==> job 3764 <==
==> flow/design.v <==
`timescale 1ns / 1ps
module key_debounce #(  
   parameter	DELAY_TIME = 250_000  
)(
		input wire	clk,		
		input wire  rstn,
		input wire	key_in,		
		output reg 	press_on			
);
reg		key_in_r0;		
reg		key_in_r1;		
reg 		key_in_nedge;		
reg	[$clog2(DELAY_TIME)-1:0]delay_cnt;		
reg		delay_flag;		 
always @(posedge clk or negedge rstn)
begin
    if(rstn == 1'b0) begin
        key_in_r0 <= 1'b0	;	
        key_in_r1 <= 1'b0	;	
    end
    else begin
       key_in_r0 <= key_in;
	   key_in_r1 <= key_in_r0;
    end
end
always @(posedge clk or negedge rstn)
begin
    if(rstn == 1'b0) begin
        key_in_nedge <= 1'b0;               
    end
    else begin
        key_in_nedge <= ~key_in_r0 & key_in_r1;
    end 
end
always @(posedge clk or negedge rstn)
begin
    if(rstn == 1'b0) begin
        delay_cnt  <= 'd0;	
    end
    else begin
        if((delay_flag == 1) && (delay_cnt == DELAY_TIME - 1))
				delay_cnt <= 0;
        else if ((delay_flag == 1) && (delay_cnt < DELAY_TIME - 1))
            delay_cnt <= delay_cnt + 1;
        else  
				delay_cnt <= 0;
    end
end
always @(posedge clk or negedge rstn)
begin
    if(rstn == 1'b0) begin
	 delay_flag <= 1'b0;		 
    end
    else begin
        if(key_in_nedge) begin	 
				delay_flag <= 1'b1;	 
        end
        else if (delay_cnt == DELAY_TIME - 1) begin
            delay_flag <= 1'b0;
        end
        else
            delay_flag <= delay_flag;
    end
end
always @(posedge clk or negedge rstn)
begin
    if(rstn == 1'b0) begin
        press_on <= 1'b0;
    end
    else begin
        if((delay_cnt == DELAY_TIME - 1) && (delay_flag == 1'b1)) begin		 
		    press_on <= 1'b1;
        end
        else begin
            press_on <= 1'b0;
        end
    end
end
endmodule
`timescale 1ns / 1ps
module Display(
    input	wire	clk,   
    input   wire  rstn,
    input	wire	[3:0]  sw_in,  
    input   wire  [2:0]  press_on,
    output	wire	[1:0]  reg_ab, 
    output  wire  [7:0]  led_time,
    output	wire 	[3:0]  seg_data_1, 
	 output	wire 	[3:0]  seg_data_2 
    );
localparam COUNT_1S = 12048;  
localparam Quarter_Time = 60; 	 
localparam Quarter_Time_rest = 10;	 
wire clk1h;
reg [13:0] counter ; 
reg [13:0] Qcounter ;
reg [6:0] scorer_A ; 
reg [6:0] scorer_B ; 
reg [6:0] Quarter_Time_Down ;	 
reg [2:0] Quarter_Time_rest_Down ;  
reg [4:0] AttackT_A ; 
reg [4:0] AttackT_B; 
reg [1:0] reg_ab_reg;
reg [7:0] led_time_reg ;
reg [3:0] seg_data_1_reg;
reg [3:0] seg_data_2_reg;
reg [1:0] DownCNT;	 
reg [6:0] countA_1;	 
reg [6:0] countA_2;	 
reg [6:0] countA_3;	 
reg [6:0] countB_1;	 
reg [6:0] countB_2;	 
reg [6:0] countB_3;	 
always @(posedge clk or negedge rstn)
begin
    if(rstn == 1'b0) begin	 
       led_time_reg <= 8'b0000_0000; 
       Qcounter <= 'd0; 
	    Quarter_Time_Down <= Quarter_Time;	
		 Quarter_Time_rest_Down <= Quarter_Time_rest;
	    DownCNT <= 'd0;
    end
    else begin
        if(Qcounter == COUNT_1S - 1) begin  
            Qcounter <= 'd0;
				if(Quarter_Time_Down == 0) begin        
						if(DownCNT == 2'd3) begin
						   DownCNT <= 2'd3;
							Quarter_Time_Down <=  0;
							Quarter_Time_rest_Down <= 0;
							led_time_reg <= {led_time_reg[5:0],1'b1,1'b1}; 
						end
						else begin
							if(Quarter_Time_rest_Down == 0)begin
								DownCNT <= DownCNT + 1'b1;
								Quarter_Time_Down <=  Quarter_Time;
								Quarter_Time_rest_Down <= Quarter_Time_rest;
								led_time_reg <= {led_time_reg[5:0],1'b1,1'b1}; 
							end
							else begin
								Quarter_Time_rest_Down <= Quarter_Time_rest_Down -1'b1;
							end
						end
				 end
				 else begin
					 Quarter_Time_Down <= Quarter_Time_Down - 1'b1;
				 end
        end
        else begin
           Qcounter <= Qcounter + 1; 
        end 
    end
end 
always @(posedge clk or negedge rstn)
begin
    if(rstn == 1'b0) begin
        scorer_A <= 'd0; 
        scorer_B <= 'd0; 
		  countA_1 <= 'd0;countA_2 <= 'd0;countA_3 <= 'd0;
		  countB_1 <= 'd0;countB_2 <= 'd0;countB_3 <= 'd0;
	 end
    else begin
        case(sw_in[3:1])
            3'b011:begin  
              case(press_on)  
                3'b001: begin
                    scorer_A <= scorer_A + 1;
						  countA_1 <= countA_1 + 1;
                end 
                3'b010: begin
                    scorer_A <= scorer_A + 2;
						  countA_2 <= countA_2 + 1;
                end 
                3'b100: begin
                    scorer_A <= scorer_A + 3;
						  countA_3 <= countA_3 + 1;
					 end
                default:begin
                    scorer_A <= scorer_A; 
                end
              endcase  
            end
            3'b111:begin  
               case(press_on)
                3'b001: begin
                    scorer_B <= scorer_B + 1;
						  countB_1 <= countB_1 + 1;
                end 
                3'b010: begin
                    scorer_B <= scorer_B + 2;
						  countB_2 <= countB_2 + 1;
                end 
                3'b100: begin
                    scorer_B <= scorer_B + 3;
						  countB_3 <= countB_3 + 1;
                end
                default:begin
                    scorer_B <= scorer_B; 
                end
              endcase     
            end			 
            default:begin
                scorer_A <= scorer_A; 
                scorer_B <= scorer_B; 
            end
        endcase
    end
end
always @(posedge clk or negedge rstn)
begin
    if(rstn == 1'b0) begin
        AttackT_A <= 5'd24;
        AttackT_B <= 5'd24;
        counter <=  'd0;
    end
    else begin
        case(sw_in[3:1])
		3'b000:begin    
              if(sw_in[0] == 1'b1) begin 
                    if(counter == COUNT_1S - 1) begin  
                            counter <= 'd0;
									 if(AttackT_A == 0) begin  
                                AttackT_A <= 0 ;
                            end
                            else begin
                               AttackT_A <= AttackT_A - 1'b1;
                            end
                    end
                    else begin
                       counter <= counter + 1;
                    end
             end
             else begin   
                counter <= counter;
             end   
		end
		3'b001:begin  
              if(sw_in[0] == 1'b1) begin  
                    if(counter == COUNT_1S - 1) begin  
                            counter <= 'd0;
                            if(AttackT_B == 0) begin 
                                AttackT_B <= 0 ;
                            end
                            else begin
                               AttackT_B <= AttackT_B - 1'b1;
                            end
                    end
                    else begin
                       counter <= counter + 1;
                    end
             end
             else begin   
                counter <= counter;
             end
		end
		3'b011:begin  
           counter <=  counter;
           AttackT_A <= AttackT_A;
		     AttackT_B <= AttackT_B;
		end
		3'b111:begin  
		     counter <=  counter;
           AttackT_A <= AttackT_A;
		     AttackT_B <= AttackT_B;
		end	
		default:begin
            counter <=  'd0;
            AttackT_A <= 5'd24;
		      AttackT_B <= 5'd24;
	    end
	   endcase
    end
end
always @(posedge clk or negedge rstn)
begin
    if(rstn == 1'b0) begin
		  seg_data_1_reg <= 4'd16; 
        seg_data_2_reg <= 4'd16;
		  reg_ab_reg <= 2'b11;
    end
    else begin
        case(sw_in[3:1])
		3'b000:begin    
            seg_data_2_reg <= AttackT_A%10; 
            seg_data_1_reg <= AttackT_A/10; 
			reg_ab_reg <= 2'b10;
		end
		3'b001:begin  
            seg_data_2_reg <= AttackT_B%10;
            seg_data_1_reg <= AttackT_B/10;
			reg_ab_reg <= 2'b01;
		end
		3'b011:begin  
            seg_data_2_reg <= scorer_A%10;
            seg_data_1_reg <= scorer_A/10;
			reg_ab_reg <= 2'b10;
		end
		3'b111:begin  
				seg_data_2_reg <= scorer_B%10;
				seg_data_1_reg <= scorer_B/10;
		   reg_ab_reg <= 2'b01;
		end			 
		3'b110:begin   
				if(Quarter_Time_Down == 0)begin
					seg_data_2_reg <= Quarter_Time_rest_Down%10;
					seg_data_1_reg <= Quarter_Time_rest_Down/10;end
				else begin
					seg_data_2_reg <= Quarter_Time_Down%10;
					seg_data_1_reg <= Quarter_Time_Down/10;end
		    reg_ab_reg <= 2'b00;
		end
		3'b100:begin   
            if(scorer_A > scorer_B) begin
					seg_data_2_reg <= 4'd10;   
					seg_data_1_reg <= scorer_A-scorer_B;   
					reg_ab_reg <= 2'b10;
			   end
				else if(scorer_A < scorer_B) begin
					seg_data_2_reg <= 4'd11;   
					seg_data_1_reg <= scorer_B-scorer_A;   
					reg_ab_reg <= 2'b01;
			   end 
				else begin	 
					seg_data_2_reg <= 4'd00;  
					seg_data_1_reg <= 4'd00;   
					reg_ab_reg <= 2'b00;
				end
		end
	   3'b010:begin
		case(press_on)	 
				3'b001:begin
					seg_data_2_reg <= countA_1%10;
					seg_data_1_reg <= countA_1/10;end
				3'b010:begin
					seg_data_2_reg <= countA_2%10;
					seg_data_1_reg <= countA_2/10;end
				3'b100:begin
					seg_data_2_reg <= countA_3%10;
					seg_data_1_reg <= countA_3/10;end
				endcase
		end
		3'b101:begin
				case(press_on)
				3'b001:begin
					seg_data_2_reg <= countB_1%10;
					seg_data_1_reg <= countB_1/10;end
				3'b010:begin
					seg_data_2_reg <= countB_2%10;
					seg_data_1_reg <= countB_2/10;end
				3'b100:begin
					seg_data_2_reg <= countB_3%10;
					seg_data_1_reg <= countB_3/10;end
				endcase
		end
		default:begin  
			seg_data_2_reg <= 4'd16;
			seg_data_1_reg <= 4'd16;
			reg_ab_reg <= 2'b11;
	    end
	endcase
    end
end    
assign reg_ab = reg_ab_reg;  
assign led_time = led_time_reg;
assign seg_data_1 = seg_data_1_reg;
assign seg_data_2 = seg_data_2_reg;
endmodule
`timescale 1ns / 1ps
module segment(
    input  [3:0] seg_data_1,
    input  [3:0] seg_data_2,
    output [8:0] seg_led_1,
    output [8:0] seg_led_2
);
function [8:0] seg;
    input [3:0] d;
    begin
        case (d)
            4'd0:  seg = 9'h3f;
            4'd1:  seg = 9'h06;
            4'd2:  seg = 9'h5b;
            4'd3:  seg = 9'h4f;
            4'd4:  seg = 9'h66;
            4'd5:  seg = 9'h6d;
            4'd6:  seg = 9'h7d;
            4'd7:  seg = 9'h07;
            4'd8:  seg = 9'h7f;
            4'd9:  seg = 9'h6f;
            4'd10: seg = 9'h77;  
            4'd11: seg = 9'h7c;  
            4'd12: seg = 9'h39;
            4'd13: seg = 9'h5e;
            4'd14: seg = 9'h79;
            default: seg = 9'h71;
        endcase
    end
endfunction
assign seg_led_1 = seg(seg_data_1);
assign seg_led_2 = seg(seg_data_2);
endmodule
`timescale 1ns / 1ps
module BallCompetition(
    input	wire clk,					 
    input   wire rstn,					 
    input	wire	[3:0]  sw_in,  	 
    input   wire  [2:0]  key_in,		 
    output	wire	[1:0]  reg_ab,  	 
    output  wire  [7:0]  led_time,	 
    output  [8:0]  seg_led_1,			 
	 output  [8:0]  seg_led_2			 
);
	localparam DelayTime = 250;   
   wire [2:0]	press_on;				 
	wire [3:0] seg_data_1;				 
	wire [3:0] seg_data_2;				 
    key_debounce	 
    #(.DELAY_TIME  (DelayTime))  
    key0
    (
		.clk(clk),		            
      .rstn(rstn),
      .key_in(key_in[0]),		
      .press_on(press_on[0])	       
    );
    key_debounce
    #(.DELAY_TIME  (DelayTime))  
    key1
    (
      .clk(clk),		           
      .rstn(rstn),
      .key_in(key_in[1]),		
      .press_on(press_on[1])	       
    );
    key_debounce
    #(.DELAY_TIME  (DelayTime))  
    key2
    (
      .clk(clk),		            
      .rstn(rstn),
      .key_in(key_in[2]),		
      .press_on(press_on[2])	      
    ); 
    Display u_Display(
      .clk(clk),  
      .rstn(rstn),
      .sw_in(sw_in),  
      .press_on(press_on),
      .reg_ab(reg_ab), 
      .led_time(led_time),
      .seg_data_1(seg_data_1),  
      .seg_data_2(seg_data_2)      
    );
    segment u_segment(
   .seg_data_1  (seg_data_1),	
	.seg_data_2  (seg_data_2),		
	.seg_led_1   (seg_led_1),		
	.seg_led_2	 (seg_led_2)
    );
endmodule
==> flow/run.sh <==
#!/bin/bash
# the make line also repeats each setting of config.mk as NAME=value (left out here)
make -C /OpenROAD-flow-scripts/flow DESIGN_CONFIG=/design/flow/config.mk WORK_HOME=/design/flow/orfs CLKGATE_MAP_FILE= finish
==> flow/config.mk <==
export PLATFORM = sky130hd
export DESIGN_NAME = BallCompetition
export DESIGN_NICKNAME = BallCompetition
export VERILOG_FILES = /design/flow/design.v
export SDC_FILE = /design/flow/constraint.sdc
export NUM_CORES = 4
export LEC_CHECK = 0
export ABC_AREA = 1
export CAP_MARGIN = 5
export CORE_MARGIN = 2
export CORE_UTILIZATION = 72
export CTS_CLUSTER_DIAMETER = 197
export CTS_CLUSTER_SIZE = 67
export PLACE_DENSITY = 0.36
export SLEW_MARGIN = 20
==> flow/constraint.sdc <==
create_clock -name core_clock -period 4.47 [get_ports {clk}]
set_input_delay 0.8940 -clock core_clock [delete_from_list [all_inputs] [get_ports {clk}]]
set_output_delay 0.8940 -clock core_clock [all_outputs]
set_load 0.01 [all_outputs]
==> job 9334 (differences from job 3764) <==
ABC_AREA = unset   (was 1)
CAP_MARGIN = 25   (was 5)
CELL_PAD_IN_SITES_DETAIL_PLACEMENT = 1   (was unset)
CELL_PAD_IN_SITES_GLOBAL_PLACEMENT = 3   (was unset)
CORE_UTILIZATION = 24   (was 72)
CTS_CLUSTER_DIAMETER = unset   (was 197)
CTS_CLUSTER_SIZE = unset   (was 67)
PLACE_DENSITY = unset   (was 0.36)
==> flow/constraint.sdc (replaced) <==
create_clock -name core_clock -period 10.0 [get_ports {clk}]
set_input_delay 2.0000 -clock core_clock [delete_from_list [all_inputs] [get_ports {clk}]]
set_output_delay 2.0000 -clock core_clock [all_outputs]
set_load 0.01 [all_outputs]
==> metrics.cfg <==
[status]
so_faults=negative setup slack
status=complete, but fails checks

[timing]
setup_viol=5
setup_slack_ns=-0.1758

[end of results for job 3764]
==> metrics.cfg <==
[floorplan]
coreArea_mm2=0.04538

[timing]
setup_viol=0
setup_slack_ns=2.279

[logic_synthesis]
fa_ha_area_frac=0.07430

[status]
status=no timing/DRC/antenna violations

[layout]
largestClassByArea=multi-input combinational cells

[clock_network]
cts-buffers-inserted=17

[end of results for job 9334]
